==> trial 10: inputs <==
==> flow/design.v (excerpt) <==
module top(
    input clk,              
    input rst,              
    input cyc,              
    input stb,              
    input we,               
	input [3:0] wb_sel,     
    input [31:0] adr,       
    input [31:0] dat_mosi,  
    output reg [31:0] dat_miso,  
    output reg ack,             
    output reg err              
);
Settings: LEC_CHECK=0, CAP_MARGIN=5, CELL_PAD_IN_SITES_GLOBAL_PLACEMENT=2, CORE_ASPECT_RATIO=0.96, CORE_MARGIN=2, CORE_UTILIZATION=40, CTS_CLUSTER_SIZE=48, HOLD_SLACK_MARGIN=-0.03, PLACE_DENSITY_LB_ADDON=0.03, SLEW_MARGIN=20; clock period 10.0 ns.
run.sh (not shown) runs the stock make flow with config.mk's settings and CLKGATE_MAP_FILE=.
==> build 98: changes against trial 10 <==
==> flow/config.mk (replaced) <==
export PLATFORM = sky130hd
export DESIGN_NAME = top
export DESIGN_NICKNAME = top
export VERILOG_FILES = /design/flow/design.v
export SDC_FILE = /design/flow/constraint.sdc
export NUM_CORES = 4
export LEC_CHECK = 0
export ABC_AREA = 1
export CAP_MARGIN = 40
export CORE_ASPECT_RATIO = 0.89
export CORE_MARGIN = 2
export CORE_UTILIZATION = 72
export CTS_CLUSTER_DIAMETER = 372
export CTS_CLUSTER_SIZE = 15
export PLACE_DENSITY_LB_ADDON = 0.03
export SETUP_SLACK_MARGIN = 0.03
export SLEW_MARGIN = 20
==> flow/constraint.sdc (replaced) <==
create_clock -name core_clock -period 5.03 [get_ports {clk}]
set_input_delay 1.0060 -clock core_clock [delete_from_list [all_inputs] [get_ports {clk}]]
set_output_delay 1.0060 -clock core_clock [all_outputs]
set_load 0.01 [all_outputs]
==> results <==
Build 98 completed and failed the layout checks on setup timing. Trial 10 passed the timing, design-rule and antenna checks.
In flip-flop count, build 98 and trial 10 do not differ.
Between build 98 and trial 10, the lower routed wire length is in trial 10 (gap about 55%, measured against trial 10).
Critical path depth: build 98 is higher than trial 10 (24).
Of trial 10 and build 98, trial 10 has the higher clock-buffer cell count (gap 16).
In build 98 the global-route usage is higher than in trial 10, by 29 points.
Against build 98, the design area of trial 10 is smaller by about 13%.
==> figures <==
	trial 10	build 98
Result of the run	timing/DRC/antenna clean	failed layout checks
Layout check failures	-	setup timing
Overall fraction of global-route tracks in use	0.205	0.499
Top-area cell share	0.427	0.384
Group drawing the most power	clock	sequential cells
Internal portion of total power	3.78 mW	6.21 mW
Worst Skew	44.2 ps	50.3 ps
Final critical-path share of the clock period	0.919	1.57
Post-synth seq share	0.512	0.460
Sequential power	2.23 mW	4.43 mW
Mux cell area share after synthesis	0.178	0.000330
Setup WS pre-CTS	758 ps	-2760 ps
Required time at the endpoint of the critical path	10,520 ps	5540 ps
M3 GR Usage	0.0227	0.170

---

==> trial 37: inputs <==
Starting RTL as in the previous note.
clock: 5.03 ns
lec_check: 0
cap_margin: 40
core_aspect_ratio: 0.89
core_margin: 2
core_utilization: 72
cts_cluster_size: 15
place_density_lb_addon: 0.03
setup_slack_margin: 1.3
slew_margin: 20
==> build 85: changes against trial 37 <==
Settings changed: ABC_AREA set to 0, CAP_MARGIN 40 to 20, CORE_ASPECT_RATIO 0.89 to unset, CTS_CLUSTER_DIAMETER set to 267, MIN_ROUTING_LAYER set to met1, PLACE_DENSITY_LB_ADDON 0.03 to 0.06, SETUP_SLACK_MARGIN 1.3 to 1.71.
==> flow/constraint.sdc (replaced) <==
create_clock -name core_clock -period 5.76 [get_ports {clk}]
set_input_delay 1.1520 -clock core_clock [delete_from_list [all_inputs] [get_ports {clk}]]
set_output_delay 1.1520 -clock core_clock [all_outputs]
set_load 0.01 [all_outputs]
==> results <==
- Build 85 ran to the end with violations: negative setup slack. Trial 37 finished with negative setup slack left.
- Against trial 37, the maximum frequency of build 85 is higher by 2.4%.
- Synthesized area is the same in build 85 and trial 37.
- Clock power: build 85 is lower than trial 37 (about 33%).
- Between build 85 and trial 37, the lower utilization is in build 85 (gap 3.4 points).
- Synthesized cell count is the same in build 85 and trial 37.
- Between trial 37 and build 85, the lower worst hold slack is in build 85 (gap 0.075 ns).
- Of build 85 and trial 37, trial 37 has the higher sequential power (gap 13%, measured against trial 37).
- Critical path depth: build 85 is lower than trial 37 (6).
- Of build 85 and trial 37, trial 37 has the higher cell count (gap 1.5%, measured against trial 37).
- In trial 37 the sequential share of layout area is lower than in build 85, by 1.6 points.
- Between build 85 and trial 37, the lower global-route usage is in build 85 (gap 0.39 points).

---

==> inputs of run a <==
==> flow/design.v <==
module matrix_mult
    (   input Clock,
        input reset,  
        input Enable,     
        input [71:0] A,
        input [71:0] B,
        output reg [71:0] C,
        output reg done      
    );
reg signed [7:0] matA [2:0][2:0];
reg signed [7:0] matB [2:0][2:0];
reg signed [7:0] matC [2:0][2:0];
integer i,j,k;   
reg first_cycle;     
reg end_of_mult;     
reg signed [15:0] temp;  
always @(posedge Clock or posedge reset)
begin
    if(reset == 1) begin     
        i = 0;
        j = 0;
        k = 0;
        temp = 0;
        first_cycle = 1;
        end_of_mult = 0;
        done = 0;
        for(i=0;i<=2;i=i+1) begin
            for(j=0;j<=2;j=j+1) begin
                matA[i][j] = 8'd0;
                matB[i][j] = 8'd0;
                matC[i][j] = 8'd0;
            end
        end
    end
    else begin   
        if(Enable == 1)      
            if(first_cycle == 1) begin      
                for(i=0;i<=2;i=i+1) begin
                    for(j=0;j<=2;j=j+1) begin
                        matA[i][j] = A[(i*3+j)*8+:8];
                        matB[i][j] = B[(i*3+j)*8+:8];
                        matC[i][j] = 8'd0;
                    end
                end
                first_cycle = 0;
                end_of_mult = 0;
                temp = 0;
                i = 0;
                j = 0;
                k = 0;
            end
            else if(end_of_mult == 0) begin      
                temp = matA[i][k]*matB[k][j];
                matC[i][j] = matC[i][j] + temp[7:0];     
                if(k == 2) begin
                    k = 0;
                    if(j == 2) begin
                        j = 0;
                        if (i == 2) begin
                            i = 0;
                            end_of_mult = 1;
                        end
                        else
                            i = i + 1;
                    end
                    else
                        j = j+1;
                end
                else
                    k = k+1;
            end
            else if(end_of_mult == 1) begin      
                for(i=0;i<=2;i=i+1) begin    
                    for(j=0;j<=2;j=j+1) begin     
                        C[(i*3+j)*8+:8] = matC[i][j];
                    end
                end
                done = 1;    
            end
    end
end
endmodule
module top(
    input clk,              
    input rst,              
    input cyc,              
    input stb,              
    input we,               
	input [3:0] wb_sel,     
    input [31:0] adr,       
    input [31:0] dat_mosi,  
    output reg [31:0] dat_miso,  
    output reg ack,             
    output reg err              
);
parameter A_OFFSET = 0;     
parameter B_OFFSET = 9;     
parameter C_OFFSET = 18;    
parameter MAT_SIZE = 9;     
parameter INT_WIDTH = 8;  
reg [71:0] A, B;
reg Enable;
reg reset_matrix;
wire [71:0] C;
wire done;
matrix_mult mm_inst(
    .Clock(clk),
    .reset(reset_matrix),
    .Enable(Enable),
    .A(A),
    .B(B),
    .C(C),
    .done(done)
);
always @(posedge clk or posedge rst) begin
    if (rst) begin
        dat_miso <= 32'b0;
        ack <= 0;
        err <= 0;
        reset_matrix <= 1;
        Enable <= 0;
        A <= 72'b0;
        B <= 72'b0;
    end else if (cyc && stb) begin
        ack <= 0;
        err <= 0;
        reset_matrix <= 0;
        if (we && wb_sel[0]) begin
            reset_matrix <= 1;
            if (adr < A_OFFSET+MAT_SIZE) begin
                A[((adr-A_OFFSET)*INT_WIDTH)+:INT_WIDTH] <= dat_mosi[7:0];
                ack <= 1;
            end else if (adr >=B_OFFSET && adr < B_OFFSET+MAT_SIZE) begin
                B[((adr-B_OFFSET)*INT_WIDTH)+:INT_WIDTH] <= dat_mosi[7:0];
                ack <= 1;
            end else begin
                err <= 1;
            end
        end else if (!we) begin
            if (adr >= C_OFFSET && adr < C_OFFSET+MAT_SIZE) begin
                Enable <= 1;
                if (done) begin
                    dat_miso[7:0] <= C[(adr-C_OFFSET)*INT_WIDTH+:INT_WIDTH];
                    ack <= 1;
                    Enable <= 0;
                end
            end else begin
                err <= 1;
            end
        end
    end else begin
        ack <= 0;
        err <= 0;
    end
end
endmodule
==> flow/run.sh <==
#!/bin/bash
# the make line also repeats each setting of config.mk as NAME=value (left out here)
make -C /OpenROAD-flow-scripts/flow DESIGN_CONFIG=/design/flow/config.mk WORK_HOME=/design/flow/orfs CLKGATE_MAP_FILE= finish
==> flow/config.mk <==
export PLATFORM = sky130hd
export DESIGN_NAME = top
export DESIGN_NICKNAME = top
export VERILOG_FILES = /design/flow/design.v
export SDC_FILE = /design/flow/constraint.sdc
export NUM_CORES = 4
export LEC_CHECK = 0
export CAP_MARGIN = 0
export CORE_ASPECT_RATIO = 0.89
export CORE_MARGIN = 2
export CORE_UTILIZATION = 72
export CTS_CLUSTER_SIZE = 97
export PLACE_DENSITY_LB_ADDON = 0.03
export SETUP_SLACK_MARGIN = 1.3
export SLEW_MARGIN = 40
==> flow/constraint.sdc <==
create_clock -name core_clock -period 5.03 [get_ports {clk}]
set_input_delay 1.0060 -clock core_clock [delete_from_list [all_inputs] [get_ports {clk}]]
set_output_delay 1.0060 -clock core_clock [all_outputs]
set_load 0.01 [all_outputs]
==> run b (differences from run a) <==
Settings changed: CAP_MARGIN 0 to 20, CORE_ASPECT_RATIO 0.89 to unset, CORE_UTILIZATION 72 to 68, CTS_CLUSTER_DIAMETER set to 356, CTS_CLUSTER_SIZE 97 to 24, PLACE_DENSITY_LB_ADDON 0.03 to unset, SETUP_SLACK_MARGIN 1.3 to -0.7, SLEW_MARGIN 40 to 20.
==> flow/constraint.sdc (replaced) <==
create_clock -name core_clock -period 7.49 [get_ports {clk}]
set_input_delay 1.4980 -clock core_clock [delete_from_list [all_inputs] [get_ports {clk}]]
set_output_delay 1.4980 -clock core_clock [all_outputs]
set_load 0.01 [all_outputs]
==> run c (differences from run a) <==
Settings changed: CAP_MARGIN 0 to 20, CORE_ASPECT_RATIO 0.89 to unset, CORE_UTILIZATION 72 to 40, CTS_CLUSTER_SIZE 97 to unset, PLACE_DENSITY_LB_ADDON 0.03 to unset, SETUP_SLACK_MARGIN 1.3 to 0.37, SLEW_MARGIN 40 to 20.
==> flow/constraint.sdc (replaced) <==
create_clock -name core_clock -period 9.06 [get_ports {clk}]
set_input_delay 1.8120 -clock core_clock [delete_from_list [all_inputs] [get_ports {clk}]]
set_output_delay 1.8120 -clock core_clock [all_outputs]
set_load 0.01 [all_outputs]
==> run d (differences from run a) <==
Settings changed: ABC_AREA set to 1, CAP_MARGIN 0 to 20, CORE_ASPECT_RATIO 0.89 to unset, CORE_UTILIZATION 72 to 40, CTS_CLUSTER_SIZE 97 to unset, MIN_ROUTING_LAYER set to met2, PLACE_DENSITY_LB_ADDON 0.03 to unset, SETUP_SLACK_MARGIN 1.3 to unset, SLEW_MARGIN 40 to 20.
==> flow/constraint.sdc (replaced) <==
create_clock -name core_clock -period 7.79 [get_ports {clk}]
set_input_delay 1.5580 -clock core_clock [delete_from_list [all_inputs] [get_ports {clk}]]
set_output_delay 1.5580 -clock core_clock [all_outputs]
set_load 0.01 [all_outputs]
==> qor summary <==
Outcome: run a failed layout checks; run b failed layout checks; run c finished clean; run d finished clean
Layout check failures: run a setup timing; run b setup timing; run c -; run d -
Post-route worst setup slack: run a -2.785 ns; run b -0.4413 ns; run c 0.7581 ns; run d 0.2516 ns
Mux share of post-synthesis cell area: run a 17.84%; run b 17.84%; run c 17.84%; run d 0.03302%
Power density of the placed cells: run a 265.4 mW/mm^2; run b 161.7 mW/mm^2; run c 162.9 mW/mm^2; run d 175.5 mW/mm^2
Post-CTS setup buffer count: run a 23; run b 1; run c 2; run d 0
Count of multi-input gates: run a 1588; run b 1582; run c 1582; run d 2659
Total Power: run a 0.008799 W; run b 0.004821 W; run c 0.005036 W; run d 0.006219 W
Placer's final routability congestion estimate: run a 0.9403; run b 0.9107; run c 0.8741; run d 0.9470
Filler Cells Inserted: run a 1575; run b 2658; run c 6115; run d 7353
Sequential group power: run a 0.00444 W; run b 0.00298 W; run c 0.00247 W; run d 0.00287 W
Number of buffer and inverter instances along the worst setup path: run a 7; run b 5; run c 6; run d 9
Smallest hold slack: run a 0.4100 ns; run b 0.3877 ns; run c 0.3179 ns; run d 0.4508 ns
Total wire length: run a 78520 um; run b 63020 um; run c 66360 um; run d 88620 um
Layout Cell Area excl Fill: run a 0.03315 mm^2; run b 0.02981 mm^2; run c 0.03091 mm^2; run d 0.03543 mm^2
XOR/XNOR Fraction of Synth Area: run a 4.940%; run b 4.940%; run c 4.940%; run d 2.072%
Total cell area at the placement stage: run a 0.03042 mm^2; run b 0.02887 mm^2; run c 0.02880 mm^2; run d 0.03272 mm^2
Clock share of power: run a 44.6%; run b 33.2%; run c 47.1%; run d 47.8%
Final Core Density: run a 88.48%; run b 75.20%; run c 45.94%; run d 47.43%
Gate power share: run a 5.0%; run b 5.0%; run c 4.0%; run d 6.1%
Yosys Instances: run a 2288; run b 2288; run c 2288; run d 3937
Vias in the first global route: run a 21660; run b 18710; run c 18830; run d 38480
Number of stages on the worst setup path: run a 32; run b 30; run c 31; run d 50
Post-synthesis sequential area ratio: run a 51.21%; run b 51.21%; run c 51.21%; run d 46.04%
Highest layer used for signal routing: run a met4; run b met4; run c met4; run d met5

---

==> inputs of trial 14 <==
RTL: the design.v shown in full above, as it stands there.
make LEC_CHECK=0 CAP_MARGIN=20 CORE_MARGIN=2 CORE_UTILIZATION=58 SETUP_SLACK_MARGIN=-0.7 SLEW_MARGIN=20 finish   # period 7.49 ns
==> trial 2: changes against trial 14 <==
Settings changed: SETUP_SLACK_MARGIN -0.7 to 1.71.
==> flow/constraint.sdc (replaced) <==
create_clock -name core_clock -period 8.5 [get_ports {clk}]
set_input_delay 1.7000 -clock core_clock [delete_from_list [all_inputs] [get_ports {clk}]]
set_output_delay 1.7000 -clock core_clock [all_outputs]
set_load 0.01 [all_outputs]
==> comparison table <==
item                                                                                 trial 14         trial 2
Post-Route Utilization                                                                  67.1%           67.1%
Critical path's largest stage delay                                                   0.53 ns         0.52 ns
Outcome                                                            complete, but fails checks  finished clean
Reasons for failing layout checks                                        negative setup slack               -
Internal power                                                                        4.75 mW         4.22 mW
Maximum resistive drop on vdd                                                      0.000214 V      0.000171 V
Count of plain and timing-repair buffers in the layout                                    177             125
Gr usage total                                                                          27.5%           27.5%
Number of cells in the design after placement                                            2965            2886
Register cell area after layout                                                    0.0140 mm²      0.0140 mm²
Worst path buffer plus inverter count                                                       5               3
Met3 Track Usage GR                                                                     4.23%           3.18%
Largest driver fanout on the critical path                                                  5               7
Relative area of clock buffers and inverters in the final design                        6.28%           6.25%
Actual slew at the worst max-slew pin                                                 1.16 ns         1.14 ns
Pin count of the biggest net entering global routing                                       97             171
Logic area                                                                         0.0128 mm²      0.0132 mm²
Power of the combinational group                                                     0.248 mW        0.216 mW
Tightest hold margin                                                                 0.269 ns        0.469 ns
Met3 WL                                                                               3220 µm         2670 µm
Routability congestion estimate                                                         0.886           0.890
Post-detailed-placement cell area                                                  0.0290 mm²      0.0286 mm²
GR met1 Demand/Resource                                                                 39.0%           39.9%
Number of antenna violations at the first check in global routing                           0               1
Worst path setup slack after routing                                                -0.302 ns        0.782 ns
Multi-In Gates                                                                           1582            1583
Relative slew slack                                                                     22.4%           23.5%
Detailed-routing iteration count for the pre-antenna-repair pass                            6               5
Power and IR drop assume default switching activity.
